==> inputs of 10-13 <==
// SP
module SP(
	clk,
	rst_n,
	in_valid,
	in_data,
	in_mode,
	out_valid,
	out_data
);
clock: 3.08 ns
lec_check: 0
abc_area: 1
cap_margin: 20
core_margin: 2
core_utilization: 72
cts_cluster_diameter: 357
slew_margin: 20
run.sh (not shown) runs the stock make flow with config.mk's settings and CLKGATE_MAP_FILE=.
==> 09-25: changes against 10-13 <==
Settings changed: ABC_AREA 1 to default, CELL_PAD_IN_SITES_DETAIL_PLACEMENT from default to 0, CORE_ASPECT_RATIO from default to 0.67, CORE_UTILIZATION 72 to 62, CTS_CLUSTER_DIAMETER 357 to default, CTS_CLUSTER_SIZE from default to 28, HOLD_SLACK_MARGIN from default to 0.22, PLACE_DENSITY_LB_ADDON from default to 0.04, TNS_END_PERCENT from default to 60.
==> flow/constraint.sdc (replaced) <==
create_clock -name core_clock -period 11.9 [get_ports {clk}]
set_input_delay 2.3800 -clock core_clock [delete_from_list [all_inputs] [get_ports {clk}]]
set_output_delay 2.3800 -clock core_clock [all_outputs]
set_load 0.01 [all_outputs]
==> 02-14: changes against 10-13 <==
Settings changed: ABC_AREA 1 to default, CELL_PAD_IN_SITES_DETAIL_PLACEMENT from default to 0, CORE_ASPECT_RATIO from default to 0.67, CORE_UTILIZATION 72 to 58, CTS_CLUSTER_DIAMETER 357 to default, CTS_CLUSTER_SIZE from default to 28, HOLD_SLACK_MARGIN from default to 0.22, PLACE_DENSITY_LB_ADDON from default to 0.04, SETUP_SLACK_MARGIN from default to 3.18, TNS_END_PERCENT from default to 60.
==> flow/constraint.sdc (replaced) <==
create_clock -name core_clock -period 11.9 [get_ports {clk}]
set_input_delay 2.3800 -clock core_clock [delete_from_list [all_inputs] [get_ports {clk}]]
set_output_delay 2.3800 -clock core_clock [all_outputs]
set_load 0.01 [all_outputs]
==> results <==
- 09-25 completed with no timing, DRC or antenna violations. 10-13 never finished: it broke off in global routing. 02-14 completed without violations.
- In sequential share of layout area, 02-14 and 09-25 hardly differ.
- Design area: 09-25 is smaller than 02-14 (0.71%).
- Of 02-14 and 09-25, 02-14 has the higher register-to-register slack (gap 0.88 ns).
- Between 09-25 and 10-13, the lower synthesized area is in 09-25 (gap about 2%, measured against 10-13).
- Wire length: 02-14 is higher than 09-25 (0.60%).
- Against 09-25, the clock power of 02-14 is higher by about 3%.

---

==> v16: inputs <==
SP again, from the RTL that the note above started with.
clock: 7.95 ns
lec_check: 0
cap_margin: 20
cell_pad_in_sites_detail_placement: 0
core_aspect_ratio: 0.67
core_margin: 2
core_utilization: 70
cts_cluster_size: 28
hold_slack_margin: 0.22
place_density_lb_addon: 0.04
setup_slack_margin: 2.11
slew_margin: 20
tns_end_percent: 60
==> v12: changes against v16 <==
==> flow/config.mk (replaced) <==
export PLATFORM = sky130hd
export DESIGN_NAME = SP
export DESIGN_NICKNAME = SP
export VERILOG_FILES = /design/flow/design.v
export SDC_FILE = /design/flow/constraint.sdc
export NUM_CORES = 4
export LEC_CHECK = 0
export CAP_MARGIN = 20
export CORE_MARGIN = 2
export CORE_UTILIZATION = 72
export CTS_CLUSTER_SIZE = 72
export PLACE_DENSITY_LB_ADDON = 0.0
export SETUP_SLACK_MARGIN = 2.19
export SLEW_MARGIN = 20
==> flow/constraint.sdc (replaced) <==
create_clock -name core_clock -period 7.66 [get_ports {clk}]
set_input_delay 1.5320 -clock core_clock [delete_from_list [all_inputs] [get_ports {clk}]]
set_output_delay 1.5320 -clock core_clock [all_outputs]
set_load 0.01 [all_outputs]
==> v25: changes against v16 <==
==> flow/config.mk (replaced) <==
export PLATFORM = sky130hd
export DESIGN_NAME = SP
export DESIGN_NICKNAME = SP
export VERILOG_FILES = /design/flow/design.v
export SDC_FILE = /design/flow/constraint.sdc
export NUM_CORES = 4
export LEC_CHECK = 0
export CAP_MARGIN = 20
export CORE_MARGIN = 2
export CORE_UTILIZATION = 56
export SLEW_MARGIN = 20
==> flow/constraint.sdc (replaced) <==
create_clock -name core_clock -period 4.82 [get_ports {clk}]
set_input_delay 0.9640 -clock core_clock [delete_from_list [all_inputs] [get_ports {clk}]]
set_output_delay 0.9640 -clock core_clock [all_outputs]
set_load 0.01 [all_outputs]
==> v11: changes against v16 <==
==> flow/config.mk (replaced) <==
export PLATFORM = sky130hd
export DESIGN_NAME = SP
export DESIGN_NICKNAME = SP
export VERILOG_FILES = /design/flow/design.v
export SDC_FILE = /design/flow/constraint.sdc
export NUM_CORES = 4
export LEC_CHECK = 0
export CAP_MARGIN = 20
export CORE_MARGIN = 2
export CORE_UTILIZATION = 40
export PLACE_DENSITY = 0.77
export SETUP_SLACK_MARGIN = 1.45
export SLEW_MARGIN = 20
==> flow/constraint.sdc (replaced) <==
create_clock -name core_clock -period 5.03 [get_ports {clk}]
set_input_delay 1.0060 -clock core_clock [delete_from_list [all_inputs] [get_ports {clk}]]
set_output_delay 1.0060 -clock core_clock [all_outputs]
set_load 0.01 [all_outputs]
==> qor summary <==
item                                                                           v25                   v12                   v11                      v16
Final core utilization                                                       73.0%                 83.5%                 52.6%                    81.1%
Area of the core region                                               139000 sq um          107000 sq um          195000 sq um             111000 sq um
Met1 usage in global routing                                                 51.1%                 56.7%                 36.0%                    70.9%
Net count, final                                                             12400                 11100                 12300                    11200
Number of non-filler instances in the completed layout                       12500                 10800                 13100                    11000
Maximum fanout along the worst path                                              7                     8                     6                       11
Power spent charging and discharging nets                                  19.8 mW               11.5 mW               18.9 mW                  11.7 mW
Global-route met2 utilization                                                63.1%                 72.4%                 45.2%                    66.4%
First-pass GRT wire length                                               430000 um             400000 um             435000 um                434000 um
Result of the run                                                  failed layout checks  failed layout checks  failed layout checks  complete, no violations
Layout check failures                                         negative setup slack  negative setup slack  negative setup slack                        -
TritonCTS buffer count                                                          73                    67                    70                       59
Crit path largest cell delay                                               0.56 ns               0.39 ns               0.56 ns                  0.58 ns
Violation count after the first detailed-routing iteration                    6256                  8739                  7259                    11800
Amount of wire on met3 after detailed routing                             23500 um              35800 um              27300 um                 58300 um
Flop pwr share                                                               13.3%                 16.4%                 13.6%                    16.2%
Multi-Input Combinational                                                     6602                  6601                  6601                     6603
Maximum number of pins on one net before global-route repair                   183                   131                   193                      188
Fraction of area in registers                                                13.7%                 15.6%                 13.6%                    15.6%
Worst setup slack before clock tree synthesis                             -2.67 ns            -0.0197 ns              -2.36 ns                0.0819 ns

---

==> run a <==
SP again, from the RTL that the note above started with.
make LEC_CHECK=0 CAP_MARGIN=20 CORE_MARGIN=6 CORE_UTILIZATION=40 CTS_CLUSTER_DIAMETER=37 CTS_CLUSTER_SIZE=100 GPL_TIMING_DRIVEN=0 PLACE_DENSITY=0.77 SETUP_SLACK_MARGIN=1.63 SLEW_MARGIN=20 finish   # period 7.31 ns
==> inputs of run b, as changes to run a <==
==> flow/config.mk (replaced) <==
export PLATFORM = sky130hd
export DESIGN_NAME = SP
export DESIGN_NICKNAME = SP
export VERILOG_FILES = /design/flow/design.v
export SDC_FILE = /design/flow/constraint.sdc
export NUM_CORES = 4
export LEC_CHECK = 0
export CAP_MARGIN = 20
export CELL_PAD_IN_SITES_DETAIL_PLACEMENT = 0
export CORE_ASPECT_RATIO = 0.67
export CORE_MARGIN = 2
export CORE_UTILIZATION = 70
export CTS_CLUSTER_SIZE = 28
export PLACE_DENSITY_LB_ADDON = 0.0
export SETUP_SLACK_MARGIN = 2.11
export SLEW_MARGIN = 20
export TNS_END_PERCENT = 60
==> flow/constraint.sdc (replaced) <==
create_clock -name core_clock -period 7.44 [get_ports {clk}]
set_input_delay 1.4880 -clock core_clock [delete_from_list [all_inputs] [get_ports {clk}]]
set_output_delay 1.4880 -clock core_clock [all_outputs]
set_load 0.01 [all_outputs]
==> inputs of run c, as changes to run a <==
--- a/flow/config.mk
+++ b/flow/config.mk
@@ -6,11 +6,13 @@
 export NUM_CORES = 4
 export LEC_CHECK = 0
-export CAP_MARGIN = 20
+export CAP_MARGIN = 35
+export CELL_PAD_IN_SITES_DETAIL_PLACEMENT = 1
 export CORE_MARGIN = 6
 export CORE_UTILIZATION = 40
-export CTS_CLUSTER_DIAMETER = 37
+export CTS_CLUSTER_DIAMETER = 275
 export CTS_CLUSTER_SIZE = 100
+export GPL_ROUTABILITY_DRIVEN = 0
 export GPL_TIMING_DRIVEN = 0
 export PLACE_DENSITY = 0.77
-export SETUP_SLACK_MARGIN = 1.63
+export SETUP_SLACK_MARGIN = -0.53
 export SLEW_MARGIN = 20
==> comparison <==
- In synthesized cell count, run c and run b do not differ.
- Between run a and run b, the lower sequential share of layout area is in run a (gap 0.42 points).
- Non-clock buffer count: run b is higher than run a (19).
- Of run b and run c, run c has the higher die area (gap 45%, measured against run c).
- Between run a and run b, the lower combinational power is in run a (gap about 5%, measured against run b).
- First-iteration DRC count: run a is lower than run b (20%).
- Of run a and run b, run b has the higher clock skew (gap 0.00053 ns).
- In run a the sequential power is higher than in run b, by about 6%.
- Run c never finished: it broke off in 5_1_grt. Run a completed and failed the layout checks on setup timing. Run b completed, yet does not pass: setup timing.

---

==> raven: inputs <==
Starting RTL as in the previous note.
Design SP, start of the top module:
module SP(
	clk,
	rst_n,
	in_valid,
	in_data,
	in_mode,
	out_valid,
	out_data
);
input clk, rst_n, in_valid;
input [2:0] in_mode;
input [8:0] in_data;
output reg out_valid;
output reg [8:0] out_data;
integer i;
genvar idx;
parameter STATE_IDLE = 3'd0 ;
parameter STATE_MInv = 3'd1 ;
parameter STATE_MMul = 3'd2 ;
parameter STATE_Sort = 3'd3 ;
parameter STATE_Sum  = 3'd4 ;
parameter STATE_OUTPT= 3'd5 ;
reg [2:0] current_state, next_state;
reg [2:0] data_cnt;
reg [2:0] mode;
reg [8:0] a[0:5], b[0:5], c[0:5], d[0:5], e[0:5];
wire [8:0] next_c, next_e;
reg has_sent_b;
wire out_valid_b;
wire [8:0] next_b;
reg has_sent_mod;
reg [1:0] mm_stage;
wire [17:0] mul_in_s0[0:2], mul_in_s1[0:2];
reg [17:0] mul_in[0:2];
wire mul_out_valid[0:2];
wire [8:0] mul_out[0:2];
reg is_mod_finish[0:2];
wire is_all_mod_finish;
reg  [8:0] mul_out_s0[0:2], mul_out_s1[0:2];
reg flag_sort1, flag_sort2;
wire [8:0] next_d0, next_d1, next_d2, next_d3, next_d4, next_d5;
always @(posedge clk or negedge rst_n) begin
	if (!rst_n) 	current_state <= STATE_IDLE ;
	else 			current_state <= next_state ;
end
always @(*) begin
	next_state = current_state ;
	case(current_state)
		STATE_IDLE: begin
			if (data_cnt==6) begin
				if (mode[0]==1) 		next_state = STATE_MInv ;
				else if (mode[1]==1)	next_state = STATE_MMul ;
				else if (mode[2]==1)	next_state = STATE_Sort ;
				else 					next_state = STATE_Sum ;
			end
		end
		STATE_MInv: begin
			if (data_cnt==6) begin
				if (mode[1]==1)			next_state = STATE_MMul ;
				else if (mode[2]==1)	next_state = STATE_Sort ;
				else 					next_state = STATE_Sum ;
			end
		end
		STATE_MMul: begin
			if (mm_stage==3 && is_all_mod_finish==1) begin
  ...
Settings: LEC_CHECK=0, ABC_AREA=1, CAP_MARGIN=20, CELL_PAD_IN_SITES_DETAIL_PLACEMENT=0, CORE_ASPECT_RATIO=0.67, CORE_MARGIN=2, CORE_UTILIZATION=64, CTS_CLUSTER_SIZE=100, HOLD_SLACK_MARGIN=0.22, PLACE_DENSITY_LB_ADDON=0.04, SETUP_SLACK_MARGIN=-0.56, SLEW_MARGIN=20, TNS_END_PERCENT=60; clock period 8.14 ns.
==> cedar: changes against raven <==
==> flow/config.mk (replaced) <==
export PLATFORM = sky130hd
export DESIGN_NAME = SP
export DESIGN_NICKNAME = SP
export VERILOG_FILES = /design/flow/design.v
export SDC_FILE = /design/flow/constraint.sdc
export NUM_CORES = 4
export LEC_CHECK = 0
export CAP_MARGIN = 20
export CORE_MARGIN = 2
export CORE_UTILIZATION = 40
export SLEW_MARGIN = 20
==> flow/constraint.sdc (replaced) <==
create_clock -name core_clock -period 9.72 [get_ports {clk}]
set_input_delay 1.9440 -clock core_clock [delete_from_list [all_inputs] [get_ports {clk}]]
set_output_delay 1.9440 -clock core_clock [all_outputs]
set_load 0.01 [all_outputs]
==> reports/metrics.csv <==
stage;metric;value;unit
outcome;so_faults;setup timing;
power_and_ir_drop;static-leakage-power;0.04888;uW
floorplanning;die_x;435.6;um
outcome;status;complete, but fails checks;
final_timing;final_critical_path_setup_slack;-157.3;ps
layout;final_core_occ;0.6796;
route;avgViaCountPerCell;5.887;
final_timing;finalSetupViolations;2;
layout;final_cell_count_no_fill;12465;
logic_synthesis;mappedNetlistArea;0.07989;sq mm
grt;grt.met3_usage;0.1712;
route;met3_wirelength;43.65;mm
setup_path;largest_delay_share_family_worst_path;adder cells;
setup_path;crit_path_start;b[1][6];
final_timing;finClkSkew;32.11;ps
grt;grt_use_met1;0.6182;
cts;cts_max_level;2;
power_and_ir_drop;total_switching_power;12970;uW
setup_path;reg2reg_to;mod_func[1].U_mod.in_r[11];
the above is filed under raven

==> reports/metrics.csv <==
stage;metric;value;unit
outcome;status;no timing/DRC/antenna violations;
route;dr_wl_met2;121.6;mm
route;met3_wirelength;20.29;mm
setup_path;reg2reg_to;U_Sort.e[2][6];
final_timing;final_critical_path_setup_slack;967.6;ps
final_timing;finClkSkew;73.62;ps
final_timing;finalSetupViolations;0;
grt;grt.met3_usage;0.05466;
logic_synthesis;mappedNetlistArea;0.07823;sq mm
setup_path;largest_delay_share_family_worst_path;AND-OR/OR-AND gates;
grt;grt_use_met1;0.3610;
layout;final_core_occ;0.4304;
power_and_ir_drop;total_switching_power;7673;uW
floorplanning;die_x;446.2;um
layout;final_cell_count_no_fill;11500;
route;avgViaCountPerCell;5.547;
cts;cts_max_level;3;
setup_path;crit_path_start;c[4][5];
the above is filed under cedar


---

==> try-xenon: inputs <==
Starting RTL as in the previous note.
Design SP, start of the top module:
module SP(
	clk,
	rst_n,
	in_valid,
	in_data,
	in_mode,
	out_valid,
	out_data
);
make LEC_CHECK=0 CAP_MARGIN=0 CELL_PAD_IN_SITES_DETAIL_PLACEMENT=0 CORE_ASPECT_RATIO=0.99 CORE_MARGIN=2 CORE_UTILIZATION=72 CTS_CLUSTER_SIZE=73 HOLD_SLACK_MARGIN=0.29 PLACE_DENSITY_LB_ADDON=0.0 SETUP_SLACK_MARGIN=2.11 SLEW_MARGIN=20 TNS_END_PERCENT=100 finish   # period 7.44 ns
==> inputs of try-pepper, as changes to try-xenon <==
==> flow/config.mk (replaced) <==
export PLATFORM = sky130hd
export DESIGN_NAME = SP
export DESIGN_NICKNAME = SP
export VERILOG_FILES = /design/flow/design.v
export SDC_FILE = /design/flow/constraint.sdc
export NUM_CORES = 4
export LEC_CHECK = 0
export ABC_AREA = 1
export CAP_MARGIN = 20
export CELL_PAD_IN_SITES_DETAIL_PLACEMENT = 0
export CELL_PAD_IN_SITES_GLOBAL_PLACEMENT = 3
export CORE_ASPECT_RATIO = 0.67
export CORE_MARGIN = 2
export CORE_UTILIZATION = 62
export CTS_CLUSTER_SIZE = 28
export GPL_ROUTABILITY_DRIVEN = 0
export HOLD_SLACK_MARGIN = 0.22
export PLACE_DENSITY_LB_ADDON = 0.04
export SLEW_MARGIN = 5
export TNS_END_PERCENT = 60
==> flow/constraint.sdc (replaced) <==
create_clock -name core_clock -period 11.9 [get_ports {clk}]
set_input_delay 2.3800 -clock core_clock [delete_from_list [all_inputs] [get_ports {clk}]]
set_output_delay 2.3800 -clock core_clock [all_outputs]
set_load 0.01 [all_outputs]
==> results.cfg <==
; physical design summary
[run_status]
so_faults = negative setup slack
status = failed layout checks

[logic_synthesis]
netlist_area_sq_mm = 0.07823
topCellsByArea = fa_1 (24%), dfrtp_1 (17%), ha_1 (13%)

[final_timing]
setup_viol = 10
layout_setup_ws_ps = -44.47

[min_path]
holdPathEnd = flag_sort2
-- figures above: try-xenon

==> results.cfg <==
; yosys + openroad results
[run_status]
status = aborted with a tool error
failed_stage = global placement without I/O (3_1_place_gp_skip_io)
tool.error = [ERROR FLW-0024] Place density exceeds 1.0 (current PLACE_DENSITY_LB_ADDON =  0.04). Please check if the value of  PLACE_DENSITY_LB_ADDON is between 0 and 0.99.

[logic_synthesis]
netlist_area_sq_mm = 0.07989
logic_family = adder cells
compound_area_frac = 0.1175
topCellsByArea = fa_1 (23%), dfrtp_1 (17%), ha_1 (13%)
yosysSeqAreaShare = 0.1727
-- figures above: try-pepper

Power figures rest on the tool's default switching activity, not on a simulated workload.
